==> zinc: inputs <==
==> flow/design.v (excerpt) <==
module top(
    input clk, rst,
    input [3:0] key_in,
    output [6:0] seg,
    output [7:0] sel,
    output reg [2:0] led, sel_led,
    output buz
);
    wire [2:0] key_val;
    localparam  S1 = 3'd1,
                S2 = 3'd2,
                S3 = 3'd3,
                S4 = 3'd4;
    key u_key(
        .clk(clk),
        .rst(rst),
        .key_in(key_in),
        .key_val(key_val)
    );
    reg [20:0] data_to_show;
    seg u_seg(
        .clk(clk),
        .rst(rst),
        .seg(seg),
        .sel(sel),
        .data(data_to_show)
    );
    wire [20:0] data_clock, data_stopwatch, data_timer;
    wire [2:0] led_clock, led_timer;
    wire [2:0] key_val_clock, key_val_stopwatch, key_val_timer;
    reg [1:0] current_state, next_state;
    localparam  CLOCK       = 2'b00,
                STOPWATCH   = 2'b01,
                TIMER       = 2'b11;
    assign key_val_clock = (current_state == CLOCK) ? key_val : 3'd0;
    assign key_val_stopwatch = (current_state == STOPWATCH) ? key_val : 3'd0;
    assign key_val_timer = (current_state == TIMER) ? key_val : 3'd0;
    clock u_clock (
        .clk(clk),
        .rst(rst),
        .key_val(key_val_clock),
        .data(data_clock),
        .led(led_clock)
    );
    stopwatch u_stopwatch (
        .clk(clk),
        .rst(rst),
        .key_val(key_val_stopwatch),
        .data(data_stopwatch)
    );
    timer u_timer (
        .clk(clk),
        .rst(rst),
        .key_val(key_val_timer),
        .data(data_timer),
        .led(led_timer),
        .buz(buz)
    );
    always @(posedge clk or negedge rst) begin
        if (!rst) begin
            current_state <= CLOCK;
        end else begin
            current_state <= next_state;
        end
    end
    always @(*) begin
        next_state = current_state;
        case (current_state)
            CLOCK: begin
                if (key_val == S1) begin
                    next_state = STOPWATCH;
                end else begin
                    next_state = CLOCK;
                end
            end
            STOPWATCH: begin
  ...
Settings: LEC_CHECK=0, ABC_AREA=1, CAP_MARGIN=20, CORE_MARGIN=2, CORE_UTILIZATION=72, CTS_CLUSTER_DIAMETER=78, CTS_CLUSTER_SIZE=37, PLACE_DENSITY_LB_ADDON=0.26, SLEW_MARGIN=20; clock period 4.52 ns.
run.sh (not shown) runs the stock make flow with config.mk's settings and CLKGATE_MAP_FILE=.
==> xenon (differences from zinc) <==
--- a/flow/config.mk
+++ b/flow/config.mk
@@ -8,8 +8,8 @@
 export ABC_AREA = 1
 export CAP_MARGIN = 20
 export CORE_MARGIN = 2
-export CORE_UTILIZATION = 72
-export CTS_CLUSTER_DIAMETER = 78
-export CTS_CLUSTER_SIZE = 37
-export PLACE_DENSITY_LB_ADDON = 0.26
+export CORE_UTILIZATION = 66
+export CTS_CLUSTER_SIZE = 98
+export SETUP_SLACK_MARGIN = 2.7
 export SLEW_MARGIN = 20
+export TNS_END_PERCENT = 20
==> flow/constraint.sdc (replaced) <==
create_clock -name core_clock -period 9.56 [get_ports {clk}]
set_input_delay 1.9120 -clock core_clock [delete_from_list [all_inputs] [get_ports {clk}]]
set_output_delay 1.9120 -clock core_clock [all_outputs]
set_load 0.01 [all_outputs]
==> pepper (differences from zinc) <==
--- a/flow/config.mk
+++ b/flow/config.mk
@@ -6,10 +6,11 @@
 export NUM_CORES = 4
 export LEC_CHECK = 0
 export ABC_AREA = 1
-export CAP_MARGIN = 20
+export CAP_MARGIN = 0
+export CORE_ASPECT_RATIO = 0.91
 export CORE_MARGIN = 2
 export CORE_UTILIZATION = 72
-export CTS_CLUSTER_DIAMETER = 78
+export CTS_CLUSTER_DIAMETER = 376
 export CTS_CLUSTER_SIZE = 37
-export PLACE_DENSITY_LB_ADDON = 0.26
+export PLACE_DENSITY = 0.42
 export SLEW_MARGIN = 20
==> out/qor.tcl <==
set qor(result_of_the_run) {failed layout checks}
set qor(fail_reasons) {negative setup slack}
set qor(cts.clk_slew.worst_paths_ns) 0.07
set qor(layout.non_clock_buffers) 132
set qor(power_in_combinational_cells_mw) 0.118
set qor(finalWirelength_um) 30500
set qor(route.vias.total) 10300
set qor(finalWorstSetupSlack_ns) -0.598
set qor(timing.critical_path.slowest_cell_delay_ns) 0.46
set qor(setup_repair_after_global_routing_missed_its_margin) {yes}
set qor(max-vdd-ir-drop_v) 0.000379
set qor(timing.final.setup_violations) 7
set qor(cellPowerDensity_mw_per_mm2) 258
set qor(post-dp-hpwl_um) 16700
# the run above: pepper

==> out/qor.tcl <==
set qor(timing.final.setup_violations) 7
set qor(post-dp-hpwl_um) 17000
set qor(route.vias.total) 10700
set qor(finalWorstSetupSlack_ns) -1.41
set qor(layout.non_clock_buffers) 121
set qor(power_in_combinational_cells_mw) 0.123
set qor(cellPowerDensity_mw_per_mm2) 268
set qor(max-vdd-ir-drop_v) 0.000442
set qor(setup_repair_after_global_routing_missed_its_margin) {yes}
set qor(timing.critical_path.slowest_cell_delay_ns) 0.47
set qor(fail_reasons) {negative setup slack}
set qor(result_of_the_run) {failed layout checks}
set qor(placed_cells) 1522
# the run above: zinc

==> out/qor.tcl <==
set qor(seqAreaFraction) 0.377
set qor(finalWorstSetupSlack_ns) 3.07
set qor(timing.final.setup_violations) 0
set qor(route.detailed.drc) 0
set qor(result_of_the_run) {timing/DRC/antenna clean}
set qor(layout.non_clock_buffers) 29
set qor(cellPowerDensity_mw_per_mm2) 132
set qor(cts.clk_slew.worst_paths_ns) 0.06
set qor(timing.critical_path.slowest_cell_delay_ns) 0.53
set qor(setup_repair_after_global_routing_missed_its_margin) {no}
set qor(route.vias.total) 8416
set qor(worstSkewPairLatency_ns) 0.43
set qor(final-nonclk-buf-share) 0.0269
set qor(power_in_combinational_cells_mw) 0.0571
# the run above: xenon


==> trial 6: inputs <==
Starting RTL as in the previous note.
==> flow/design.v (excerpt) <==
module top(
    input clk, rst,
    input [3:0] key_in,
    output [6:0] seg,
    output [7:0] sel,
    output reg [2:0] led, sel_led,
    output buz
);
    wire [2:0] key_val;
    localparam  S1 = 3'd1,
                S2 = 3'd2,
                S3 = 3'd3,
                S4 = 3'd4;
    key u_key(
        .clk(clk),
        .rst(rst),
        .key_in(key_in),
        .key_val(key_val)
    );
    reg [20:0] data_to_show;
    seg u_seg(
        .clk(clk),
        .rst(rst),
        .seg(seg),
        .sel(sel),
        .data(data_to_show)
    );
    wire [20:0] data_clock, data_stopwatch, data_timer;
    wire [2:0] led_clock, led_timer;
    wire [2:0] key_val_clock, key_val_stopwatch, key_val_timer;
    reg [1:0] current_state, next_state;
    localparam  CLOCK       = 2'b00,
                STOPWATCH   = 2'b01,
                TIMER       = 2'b11;
    assign key_val_clock = (current_state == CLOCK) ? key_val : 3'd0;
    assign key_val_stopwatch = (current_state == STOPWATCH) ? key_val : 3'd0;
    assign key_val_timer = (current_state == TIMER) ? key_val : 3'd0;
    clock u_clock (
        .clk(clk),
        .rst(rst),
        .key_val(key_val_clock),
        .data(data_clock),
        .led(led_clock)
    );
    stopwatch u_stopwatch (
        .clk(clk),
        .rst(rst),
  ...
Settings: LEC_CHECK=0, ABC_AREA=1, CAP_MARGIN=10, CELL_PAD_IN_SITES_DETAIL_PLACEMENT=1, CORE_MARGIN=4, CORE_UTILIZATION=31, CTS_CLUSTER_DIAMETER=318, PLACE_DENSITY=0.47, SETUP_SLACK_MARGIN=2.55, SLEW_MARGIN=10; clock period 11.2 ns.
==> trial 40: changes against trial 6 <==
==> flow/config.mk (replaced) <==
export PLATFORM = sky130hd
export DESIGN_NAME = top
export DESIGN_NICKNAME = top
export VERILOG_FILES = /design/flow/design.v
export SDC_FILE = /design/flow/constraint.sdc
export NUM_CORES = 4
export LEC_CHECK = 0
export ABC_AREA = 1
export CAP_MARGIN = 20
export CORE_ASPECT_RATIO = 0.96
export CORE_MARGIN = 4
export CORE_UTILIZATION = 40
export MIN_ROUTING_LAYER = met2
export SLEW_MARGIN = 20
==> flow/constraint.sdc (replaced) <==
create_clock -name core_clock -period 10.4 [get_ports {clk}]
set_input_delay 2.0800 -clock core_clock [delete_from_list [all_inputs] [get_ports {clk}]]
set_output_delay 2.0800 -clock core_clock [all_outputs]
set_load 0.01 [all_outputs]
==> trial 70: changes against trial 6 <==
==> flow/config.mk (replaced) <==
export PLATFORM = sky130hd
export DESIGN_NAME = top
export DESIGN_NICKNAME = top
export VERILOG_FILES = /design/flow/design.v
export SDC_FILE = /design/flow/constraint.sdc
export NUM_CORES = 4
export LEC_CHECK = 0
export CAP_MARGIN = 20
export CORE_MARGIN = 2
export CORE_UTILIZATION = 68
export SLEW_MARGIN = 20
==> flow/constraint.sdc (replaced) <==
create_clock -name core_clock -period 6.75 [get_ports {clk}]
set_input_delay 1.3500 -clock core_clock [delete_from_list [all_inputs] [get_ports {clk}]]
set_output_delay 1.3500 -clock core_clock [all_outputs]
set_load 0.01 [all_outputs]
==> trial 28: changes against trial 6 <==
==> flow/config.mk (replaced) <==
export PLATFORM = sky130hd
export DESIGN_NAME = top
export DESIGN_NICKNAME = top
export VERILOG_FILES = /design/flow/design.v
export SDC_FILE = /design/flow/constraint.sdc
export NUM_CORES = 4
export LEC_CHECK = 0
export ABC_AREA = 1
export CAP_MARGIN = 20
export CORE_ASPECT_RATIO = 0.91
export CORE_MARGIN = 2
export CORE_UTILIZATION = 72
export CTS_CLUSTER_SIZE = 37
export PLACE_DENSITY = 0.42
export SLEW_MARGIN = 20
==> flow/constraint.sdc (replaced) <==
create_clock -name core_clock -period 4.52 [get_ports {clk}]
set_input_delay 0.9040 -clock core_clock [delete_from_list [all_inputs] [get_ports {clk}]]
set_output_delay 0.9040 -clock core_clock [all_outputs]
set_load 0.01 [all_outputs]
==> notes <==
- Trial 40 completed, yet does not pass: DRC. Trial 70 passed the timing, DRC and antenna checks. Trial 28 completed and failed the layout checks on setup timing. Trial 6 produced a clean layout.
- The lowest via count belongs to trial 6, the highest to trial 40.
- Die size: trial 6 > trial 40 > trial 70 > trial 28.
- Total power: trial 70 is lower than trial 28 (about 33%).
- Sequential power: trial 28 is larger than trial 40 (about 130%).
- Non-clock buffer count: trial 40 is lower than trial 28 (104).
- Against trial 40, the core utilization of trial 6 is lower by 9.9 points.
- Register-to-register slack, highest first: trial 6, trial 40, trial 70, trial 28.
- First-iteration DRC count: trial 40 > trial 28 > trial 70 > trial 6.
- Clock skew: trial 28 < trial 70 < trial 6 < trial 40.
- Against trial 70, the synthesized cell count of trial 28 is larger by 11%.
- Wire length: trial 28 > trial 6 > trial 40 > trial 70.
==> figures <==
                                                             trial 40     trial 70         trial 28      trial 6
Result of the run                                     failed layout checks  timing/DRC/antenna clean  failed layout checks  timing/DRC/antenna clean
Layout check failures                                             DRC            -     setup timing            -
Final routed wire length divided by cell count               14.21 um     16.84 um         19.28 um     14.87 um
Initial DRT Pass Iterations                                        56            6               14            4
# Taps                                                            313          180              168          396
R2R cell count                                                     11           11               12           10
Total wire length after detailed routing                     23.02 mm     22.60 mm         30.45 mm     25.35 mm
Internal cell power                                         0.9930 mW     1.575 mW         2.337 mW    0.9835 mW
Detailed-routed wire length on met3                          9.323 mm     1.392 mm         3.188 mm       599 um
Sequential area share after synthesis                          41.69%       40.94%           41.69%       41.69%
Arrival time of the worst setup path                          4880 ps      5080 ps          4210 ps      4780 ps
Crit path buffers/inverters                                         6            1                4            6
Floorplan core area                                       23670 sq um  13990 sq um      13160 sq um  30670 sq um
Synth cell types                                                   59           78               59           59
Initial Utilization                                            40.73%       70.21%           73.25%       31.44%
Die y size                                                   160.1 um     124.2 um         114.4 um     184.4 um
Final total power                                            1.343 mW     2.060 mW         3.079 mW     1.276 mW
Pin count of the biggest net entering global routing               90           95               83           59
Final design instance area without fill                   10830 sq um  10900 sq um      11920 sq um  10980 sq um
Share of total power consumed by net switching                 26.08%       23.54%           24.08%       22.95%
Unrepaired setup endpoints after global routing                 false            -             true        false
Placement-stage worst setup slack                             3973 ps     432.9 ps        -447.3 ps      4625 ps
Met1 wire length                                                 0 um     10.35 mm         11.09 mm     12.36 mm
Clock share of power                                            48.5%        47.9%            48.3%        49.6%
No activity file was given, so power comes from the tool's default toggle rates.
